Setup of maple:
Design conv_engine, start of the top module:
module conv_engine(
    input         clk,
    input         reset,
    input         en_ctrl,
    output [15:0] s_addr,
    output [15:0] w_addr,
    output [15:0] b_addr,
    input  [7:0]  signal,
    input  [7:0]  weight,
    input  [7:0]  bias,
    output [15:0] save_addr,
    output [7:0]  convout,
    output        en_write,
    output        finish
);
make LEC_CHECK=0 CAP_MARGIN=20 CORE_MARGIN=2 CORE_UTILIZATION=68 SLEW_MARGIN=20 finish   # period 7.45 ns
run.sh (not shown) runs the stock make flow with config.mk's settings and CLKGATE_MAP_FILE=.
maple went all the way through synthesis, placement and routing and the layout is clean on timing, DRC and antenna.
Modified inputs, delta compared to maple
-- flow/config.mk --
<<< maple, line 7
export LEC_CHECK = 0
export CAP_MARGIN = 20
export CORE_MARGIN = 2
export CORE_UTILIZATION = 68
export SLEW_MARGIN = 20
>>> delta, line 7
export LEC_CHECK = 0
export ABC_AREA = 1
export CAP_MARGIN = 20
export CORE_MARGIN = 2
export CORE_UTILIZATION = 70
export PLACE_DENSITY = 0.4
export SETUP_SLACK_MARGIN = 0.51
export SLEW_MARGIN = 20
==> flow/constraint.sdc <==
create_clock -name core_clock -period 5.49 [get_ports {clk}]
set_input_delay 1.0980 -clock core_clock [delete_from_list [all_inputs] [get_ports {clk}]]
set_output_delay 1.0980 -clock core_clock [all_outputs]
set_load 0.01 [all_outputs]
Results
What the final checks of delta revealed, after a flow that finished every stage, was a layout that fails on setup timing. In delta, design area is higher than in maple. Of delta and maple, maple shows the lower part of the power in combinational logic, with delta above it. Measured against delta, the wire length of the first global-routing pass of maple comes out at 0.840 times the reference value. Total standard cell area after synthesis: higher on delta.
Here is what was changed in the inputs of juniper compared with delta.
==> flow/config.mk <==
export PLATFORM = sky130hd
export DESIGN_NAME = conv_engine
export DESIGN_NICKNAME = conv_engine
export VERILOG_FILES = /design/flow/design.v
export SDC_FILE = /design/flow/constraint.sdc
export NUM_CORES = 4
export LEC_CHECK = 0
export CAP_MARGIN = 20
export CORE_MARGIN = 2
export CORE_UTILIZATION = 40
export SLEW_MARGIN = 20
==> flow/constraint.sdc <==
create_clock -name core_clock -period 8.44 [get_ports {clk}]
set_input_delay 1.6880 -clock core_clock [delete_from_list [all_inputs] [get_ports {clk}]]
set_output_delay 1.6880 -clock core_clock [all_outputs]
set_load 0.01 [all_outputs]
==> results <==
Summary of juniper and delta: one run falls short of a clean finish, namely delta.
delta ended up with groundctrl.address_generator.w_addr[15]$_SDFFE_PP0P_ as its capturing element of the worst setup path; juniper ended up with conv.mac.accum_out[17]$_SDFFE_PP0P_.
Cell total in the yosys stat output for juniper: about 15% down relative to delta
The sequential share of layout area of juniper exceeds that of delta by 3.1 points.
In the route summary, juniper ends up with a via count below that of delta.
Clock group share of total power: juniper > delta
--- input diff juniper..quartz ---
-- flow/config.mk --
<<< juniper, line 7
export LEC_CHECK = 0
export CAP_MARGIN = 20
export CORE_MARGIN = 2
export CORE_UTILIZATION = 40
export SLEW_MARGIN = 20
>>> quartz, line 7
export LEC_CHECK = 0
export ABC_AREA = 1
export CAP_MARGIN = 20
export CORE_MARGIN = 2
export CORE_UTILIZATION = 63
export CTS_CLUSTER_SIZE = 94
export PLACE_DENSITY = 0.35
export SLEW_MARGIN = 20
==> flow/constraint.sdc <==
create_clock -name core_clock -period 4.69 [get_ports {clk}]
set_input_delay 0.9380 -clock core_clock [delete_from_list [all_inputs] [get_ports {clk}]]
set_output_delay 0.9380 -clock core_clock [all_outputs]
set_load 0.01 [all_outputs]
--- outcome ---
- quartz finished every stage; the final checks, however, were not passed, the failures being setup timing.
- Taking juniper as the reference, in quartz met2 wirelength from detailed routing increased by 67% relative to the old numbers, power share of the combinational group moved up, yosys synthesis chip area went up by 3.8%.
- Final setup violation count, juniper and quartz: larger value in quartz
- Of juniper and quartz, the run reporting the higher worst voltage drop across the vdd grid was quartz.
- Going from juniper to quartz, total chip power grows by 220%.
- Higher critical path depth in cells goes to quartz over juniper.

* * *

== run A ==
conv_engine again, from the RTL that the note above started with.
==> flow/design.v (excerpt) <==
module conv_engine(
    input         clk,
    input         reset,
    input         en_ctrl,
    output [15:0] s_addr,
    output [15:0] w_addr,
    output [15:0] b_addr,
    input  [7:0]  signal,
    input  [7:0]  weight,
    input  [7:0]  bias,
    output [15:0] save_addr,
    output [7:0]  convout,
    output        en_write,
    output        finish
);
export LEC_CHECK = 0
export CAP_MARGIN = 30
export CORE_ASPECT_RATIO = 1.46
export CORE_MARGIN = 10
export CORE_UTILIZATION = 56
export CTS_CLUSTER_DIAMETER = 301
export CTS_CLUSTER_SIZE = 49
export HOLD_SLACK_MARGIN = -0.1
export PLACE_DENSITY = 0.35
export SLEW_MARGIN = 0
export TNS_END_PERCENT = 20
create_clock -name core_clock -period 10.0 [get_ports {clk}]
Run A: all stages complete, timing, DRC and antenna checks passed
[inputs] run B vs run A
Settings: changing CORE_MARGIN from 10 to 2; changing CAP_MARGIN from 30 to 20; removing CTS_CLUSTER_SIZE (formerly 49); removing CORE_ASPECT_RATIO (formerly 1.46); removing TNS_END_PERCENT (formerly 20); changing CORE_UTILIZATION from 56 to 40; removing PLACE_DENSITY (formerly 0.35); removing CTS_CLUSTER_DIAMETER (formerly 301); changing SLEW_MARGIN from 0 to 20; removing HOLD_SLACK_MARGIN (formerly -0.1).
## What came out
Run A has higher end-of-flow core utilization than run B.
Diff run A..run B | share of the synthesized netlist area taken by xor and xnor gates | unchanged
Run B against run A: fraction of power consumed by sequential logic picked up an extra 0.6 points; sink count of the clock tree stayed essentially flat; internal reg-to-reg setup slack now smaller; worst setup slack lower; delay contributed by the slowest stage of the critical path fell by 0.03 ns.
diff inputs: run B => run C
Settings: setting PLACE_DENSITY to 0.35 for the first time; setting CTS_CLUSTER_SIZE to 49 for the first time; changing CAP_MARGIN from 20 to 30; changing CORE_UTILIZATION from 40 to 56; changing CORE_MARGIN from 2 to 7; setting TNS_END_PERCENT to 20 for the first time; setting CORE_ASPECT_RATIO to 1.46 for the first time; setting CTS_CLUSTER_DIAMETER to 301 for the first time.
==> comparison <==
[run C vs run B] number of vias after detailed routing: higher in run C
Register area share after synthesis: run B vs run C identical
Die area in run C is 20% below run B.
Side by side, worst-case setup margin in the final layout turned out higher in run C than in run B.
As far as worst hold slack is concerned, run C and run B perform about the same.
Going from run B to run C, number of placement rows grows by about 2.6%.
Compared with run B, run C shows a relative contribution of combinational cells to total power that is 1.5 points higher.
The data required time of the worst path of run C and that of run B are within noise of each other.
Relative to run B, the combinational power of run C is higher by about 3%.
| sequential share of layout area | run C vs run B | 0.26 points higher |
Setup changes, run C to run D
Settings: MAX_ROUTING_LAYER now met4, previously not set; GPL_ROUTABILITY_DRIVEN now 0, previously not set; CORE_MARGIN now 3, was 7; CTS_CLUSTER_SIZE no longer set, was 49; CORE_UTILIZATION now 26, was 56; TNS_END_PERCENT now 95, was 20; PLACE_DENSITY_LB_ADDON now 0.3, previously not set; PLACE_DENSITY no longer set, was 0.35; MIN_ROUTING_LAYER now met2, previously not set; SLEW_MARGIN now 40, was 20; CORE_ASPECT_RATIO no longer set, was 1.46; CTS_CLUSTER_DIAMETER now 364, was 301; CELL_PAD_IN_SITES_GLOBAL_PLACEMENT now 2, previously not set; CAP_MARGIN now 20, was 30.
[summary]
- Across run D and run C, the outcome is the same: a clean finish for every run.
- Lower met2 usage among run D and run C: run D
- Sort run D and run C by required time reported for the critical path endpoint desc -> top: run D
- Re maximum number of pins on one net before global-route repair: run D and run C aren't equal, and the higher value belongs to run D.
- Final cycle utilization of the critical path: run D and run C compared, higher one is run D
- Compared with run C, run D shows a higher antenna cell count.
- [compare] base=run C new=run D: non-clock inverter instance count of the final layout level, die size saw an increase, post-route cell area moved up, final worst hold slack now larger.
- Critical path data arrival time in run D is 0.20 ns higher than in run C
[inputs] run E vs run D
Settings: CORE_ASPECT_RATIO newly set to 1.46; MAX_ROUTING_LAYER removed (was met4); TNS_END_PERCENT changed from 95 to 20; SETUP_SLACK_MARGIN newly set to 2.27; CELL_PAD_IN_SITES_GLOBAL_PLACEMENT removed (was 2); GPL_ROUTABILITY_DRIVEN removed (was 0); CORE_MARGIN changed from 3 to 7; CAP_MARGIN changed from 20 to 30; MIN_ROUTING_LAYER removed (was met2); PLACE_DENSITY newly set to 0.35; PLACE_DENSITY_LB_ADDON removed (was 0.3); CTS_CLUSTER_DIAMETER changed from 364 to 301; CTS_CLUSTER_SIZE newly set to 49; CORE_UTILIZATION changed from 26 to 58; SLEW_MARGIN changed from 40 to 20.
==> comparison <==
From run D to run E the numbers moved as follows: sequential fraction of design power did not really move; power after layout went down; sequential portion of the cell area went up. Sort run D and run E by setup clock skew after layout asc -> top: run E. Delta (run E minus run D): minimum setup slack among reg-to-reg paths increased 0.81 ns, number of cells on the critical path went up 1.
The inputs of run F differ from those of run E as listed below.
Settings: clearing TNS_END_PERCENT, which used to be 20; putting GPL_TIMING_DRIVEN at 0 where nothing was set; clearing CTS_CLUSTER_SIZE, which used to be 49; swapping 58 for 33 in CORE_UTILIZATION; clearing CTS_CLUSTER_DIAMETER, which used to be 301; putting ABC_AREA at 1 where nothing was set; swapping 2.27 for 0.96 in SETUP_SLACK_MARGIN; putting GPL_ROUTABILITY_DRIVEN at 0 where nothing was set; swapping 7 for 6 in CORE_MARGIN; putting CELL_PAD_IN_SITES_GLOBAL_PLACEMENT at 2 where nothing was set; swapping 1.46 for 1.27 in CORE_ASPECT_RATIO; clearing PLACE_DENSITY, which used to be 0.35; swapping 30 for 20 in CAP_MARGIN; swapping 20 for 15 in SLEW_MARGIN.
Results
- Against run E, run F comes in 1 higher on number of cells on the worst hold path.
- Yosys stat chip area: run F and run E compared, lower one is run E
- Against run E, placed standard-cell area in run F rose by a few percent.
- Between run F and run E, delay of the slowest cell on the worst path is higher for run F, run E comes in under that.
- Delta (run F minus run E): worst setup timing slack at the placement stage moved down; routed length per instance level; proportion of synthesized area in mux cells saw a decrease; global-route track usage on met1 fell by 3.9 points; number of global-route vias before repair now sits higher.

* * *

Starting RTL as in the previous note.
make LEC_CHECK=0 ABC_AREA=1 CAP_MARGIN=20 CELL_PAD_IN_SITES_GLOBAL_PLACEMENT=2 CORE_ASPECT_RATIO=1.27 CORE_MARGIN=2 CORE_UTILIZATION=40 GPL_ROUTABILITY_DRIVEN=0 GPL_TIMING_DRIVEN=0 SLEW_MARGIN=15 finish   # period 10.0 ns
The first run went through all stages and came out clean.
==> next run, changes <==
ABC_AREA = not set   (was 1)
CAP_MARGIN = 10   (was 20)
CELL_PAD_IN_SITES_GLOBAL_PLACEMENT = not set   (was 2)
CORE_ASPECT_RATIO = not set   (was 1.27)
CORE_MARGIN = 3   (was 2)
CTS_CLUSTER_DIAMETER = 364   (was not set)
GPL_TIMING_DRIVEN = not set   (was 0)
SLEW_MARGIN = 0   (was 15)
After rerunning: Clock skew is higher by 3.2 ps. Power goes down by 9.3%. Global-route usage goes down by 3.9 points. Die size is lower by 1.8%. Final cell count is lower by 13%. Routed wire length came out lower by 19%. Combinational power drops by 18%.
==> next run, changes <==
CAP_MARGIN = 20   (was 10)
CORE_MARGIN = 2   (was 3)
CORE_UTILIZATION = 44   (was 40)
CTS_CLUSTER_DIAMETER = not set   (was 364)
GPL_ROUTABILITY_DRIVEN = not set   (was 0)
SLEW_MARGIN = 20   (was 0)
clock period = 4.51 ns   (was 10.0 ns; I/O delays follow)
=> This time the run reached the layout checks and failed them: setup timing; wire length went up by 16%; total power grows to 3.2 times its value; utilization increases by 17 points; via count goes up by 10%; flip-flop count stays the same; setup slack gets worse by 2900 ps.
==> next run, changes <==
CORE_UTILIZATION = 58   (was 44)
CTS_CLUSTER_DIAMETER = 356   (was not set)
CTS_CLUSTER_SIZE = 97   (was not set)
PLACE_DENSITY = 0.35   (was not set)
SETUP_SLACK_MARGIN = 1.04   (was not set)
The new run reached the layout checks and failed them: setup timing.
Sequential share of layout area falls by 0.48 points.
Wire length grows by about 11%.
Setup slack is worse by 280 ps.
Global-route usage climbs by 8.2 points.
==> next run, changes <==
ABC_AREA = 1   (was not set)
CORE_ASPECT_RATIO = 0.5   (was not set)
CORE_UTILIZATION = 59   (was 58)
The new run finished with setup timing left.
Worst setup slack is better by 380 ps.
Via count increases by about 9%.
Wire length increases by about 3.4%.
Cell count increases by 12%.

* * *

== job 2696 ==
conv_engine again, from the RTL that the note above started with.
make LEC_CHECK=0 ABC_AREA=1 CAP_MARGIN=20 CORE_ASPECT_RATIO=0.5 CORE_MARGIN=2 CORE_UTILIZATION=72 CTS_CLUSTER_DIAMETER=371 CTS_CLUSTER_SIZE=94 PLACE_DENSITY=0.35 SLEW_MARGIN=20 TNS_END_PERCENT=5 finish   # period 4.69 ns
Status: job 2696 FAILED at 5_1_grt (tool error)
Changes in job 6156 relative to job 2696:
# job 2696
export LEC_CHECK = 0
export ABC_AREA = 1
export CAP_MARGIN = 20
export CORE_ASPECT_RATIO = 0.5
export CORE_MARGIN = 2
export CORE_UTILIZATION = 72
export CTS_CLUSTER_DIAMETER = 371
export CTS_CLUSTER_SIZE = 94
export PLACE_DENSITY = 0.35
export SLEW_MARGIN = 20
export TNS_END_PERCENT = 5
create_clock -name core_clock -period 4.69 [get_ports {clk}]
# job 6156
export LEC_CHECK = 0
export CAP_MARGIN = 20
export CORE_MARGIN = 2
export CORE_UTILIZATION = 70
export SETUP_SLACK_MARGIN = -0.36
export SLEW_MARGIN = 20
create_clock -name core_clock -period 5.49 [get_ports {clk}]
Findings:
Job 6156 completed end to end; final checks failed (setup timing).
FAIL job 2696 @ 5_1_grt: tool exited with error
Measured against each other, job 6156 and job 2696 differ in number of rows in the core area, the higher figure coming from job 6156.
As of job 6156, area of the die had fallen slightly compared to job 2696.
Cell area after synthesis: job 6156 vs job 2696 down 660 um^2
Job 6156 reports a higher area fraction in mux cells than job 2696 does.
Relative to job 6156, the following input files were edited for job 6252:
# job 6156
export LEC_CHECK = 0
export CAP_MARGIN = 20
export CORE_MARGIN = 2
export CORE_UTILIZATION = 70
export SETUP_SLACK_MARGIN = -0.36
export SLEW_MARGIN = 20
create_clock -name core_clock -period 5.49 [get_ports {clk}]
# job 6252
export LEC_CHECK = 0
export CAP_MARGIN = 5
export CORE_MARGIN = 2
export CORE_UTILIZATION = 70
export CTS_CLUSTER_DIAMETER = 26
export PLACE_DENSITY = 0.64
export SETUP_SLACK_MARGIN = 1.71
export SLEW_MARGIN = 20
create_clock -name core_clock -period 6.67 [get_ports {clk}]
### Flow results
Seen in the log of job 6252: ODB-0269 during 5_1_grt, after which the run never completed.
From job 6156 to job 6252, number of buffers inserted by hold repair at cts did not move at all.
From job 6156 to job 6252, post-synthesis share of cell area spent on xor and xnor gates did not move at all.
Re number of standard-cell rows in the floorplan: no difference whatsoever between job 6156 and job 6252.
When job 6252 is measured against job 6156, its estimated wirelength of the detail-placed design turns out about 11% lower.
Any difference in number of CTS-inserted buffers between job 6156 and job 6252 is small enough to ignore.
Cell count in the Yosys report: job 6156 vs job 6252 — no meaningful difference
Of job 6156 and job 6252, job 6252 shows the higher post-CTS setup buffer count, with job 6156 below it.
Job 6252 improves on job 6156 in worst setup timing slack at the placement stage.

* * *

Starting RTL as in the previous note.
clock: 5.33 ns
lec_check: 0
abc_area: 0
cap_margin: 20
core_margin: 2
core_utilization: 59
cts_cluster_diameter: 387
cts_cluster_size: 99
gpl_timing_driven: 1
hold_slack_margin: -0.05
place_density_lb_addon: 0.11
slew_margin: 10
tns_end_percent: 70
The first run finished with setup timing left.
Then changed:
==> flow/config.mk (replaced) <==
export PLATFORM = sky130hd
export DESIGN_NAME = conv_engine
export DESIGN_NICKNAME = conv_engine
export VERILOG_FILES = /design/flow/design.v
export SDC_FILE = /design/flow/constraint.sdc
export NUM_CORES = 4
export LEC_CHECK = 0
export ABC_AREA = 1
export CAP_MARGIN = 20
export CORE_MARGIN = 2
export CORE_UTILIZATION = 71
export CTS_CLUSTER_SIZE = 76
export GPL_TIMING_DRIVEN = 1
export HOLD_SLACK_MARGIN = -0.05
export PLACE_DENSITY_LB_ADDON = 0.11
export SETUP_SLACK_MARGIN = 1.53
export SLEW_MARGIN = 10
export TNS_END_PERCENT = 70
=>
- Now the flow died in global routing (GRT-0232)
- area after synthesis went up by 3.8%
- die size went down by 13%
- synthesized cell count went up by about 18%
Then changed:
==> flow/config.mk (replaced) <==
export PLATFORM = sky130hd
export DESIGN_NAME = conv_engine
export DESIGN_NICKNAME = conv_engine
export VERILOG_FILES = /design/flow/design.v
export SDC_FILE = /design/flow/constraint.sdc
export NUM_CORES = 4
export LEC_CHECK = 0
export ABC_AREA = 0
export CAP_MARGIN = 20
export CORE_MARGIN = 2
export CORE_UTILIZATION = 29
export CTS_CLUSTER_DIAMETER = 234
export CTS_CLUSTER_SIZE = 98
export GPL_TIMING_DRIVEN = 0
export HOLD_SLACK_MARGIN = -0.05
export PLACE_DENSITY_LB_ADDON = 0.11
export SLEW_MARGIN = 10
export TNS_END_PERCENT = 70
Result: With this change the flow reached the layout checks and failed them: setup timing; area after synthesis drops by 3.6%; die area climbs by about 130%; synthesized cell count fell by about 15%.
Then changed:
--- a/flow/config.mk
+++ b/flow/config.mk
@@ -9,10 +9,11 @@
 export CAP_MARGIN = 20
 export CORE_MARGIN = 2
-export CORE_UTILIZATION = 29
+export CORE_UTILIZATION = 49
 export CTS_CLUSTER_DIAMETER = 234
 export CTS_CLUSTER_SIZE = 98
-export GPL_TIMING_DRIVEN = 0
+export GPL_TIMING_DRIVEN = 1
 export HOLD_SLACK_MARGIN = -0.05
 export PLACE_DENSITY_LB_ADDON = 0.11
-export SLEW_MARGIN = 10
-export TNS_END_PERCENT = 70
+export SETUP_SLACK_MARGIN = -0.49
+export SLEW_MARGIN = 35
+export TNS_END_PERCENT = 5
The changed run ran to the end with violations: setup timing.
First-iteration DRC count increases by 9.1%.
Sequential power barely changes.
Global-route usage goes up by 7.4 points.
Then changed:
==> flow/config.mk (replaced) <==
export PLATFORM = sky130hd
export DESIGN_NAME = conv_engine
export DESIGN_NICKNAME = conv_engine
export VERILOG_FILES = /design/flow/design.v
export SDC_FILE = /design/flow/constraint.sdc
export NUM_CORES = 4
export LEC_CHECK = 0
export ABC_AREA = 1
export CAP_MARGIN = 20
export CORE_MARGIN = 2
export CORE_UTILIZATION = 69
export CTS_CLUSTER_SIZE = 76
export GPL_TIMING_DRIVEN = 1
export HOLD_SLACK_MARGIN = -0.05
export PLACE_DENSITY_LB_ADDON = 0.11
export SETUP_SLACK_MARGIN = -0.28
export SLEW_MARGIN = 40
export TNS_END_PERCENT = 70
What happened: The new run completed and failed the layout checks on setup timing. Non-clock buffer count falls by 52. Clock skew climbs by 0.011 ns. Via count rises by about a fifth. Setup slack gets better by 0.22 ns. Cell area increases slightly. Combinational power is higher by roughly a tenth. Clock-buffer cell count falls by 1. Critical path depth increases by 7. Global-route usage rises by 11 points. Routed wire length rises by about a fifth.
Power is estimated from default activity; no workload was simulated.
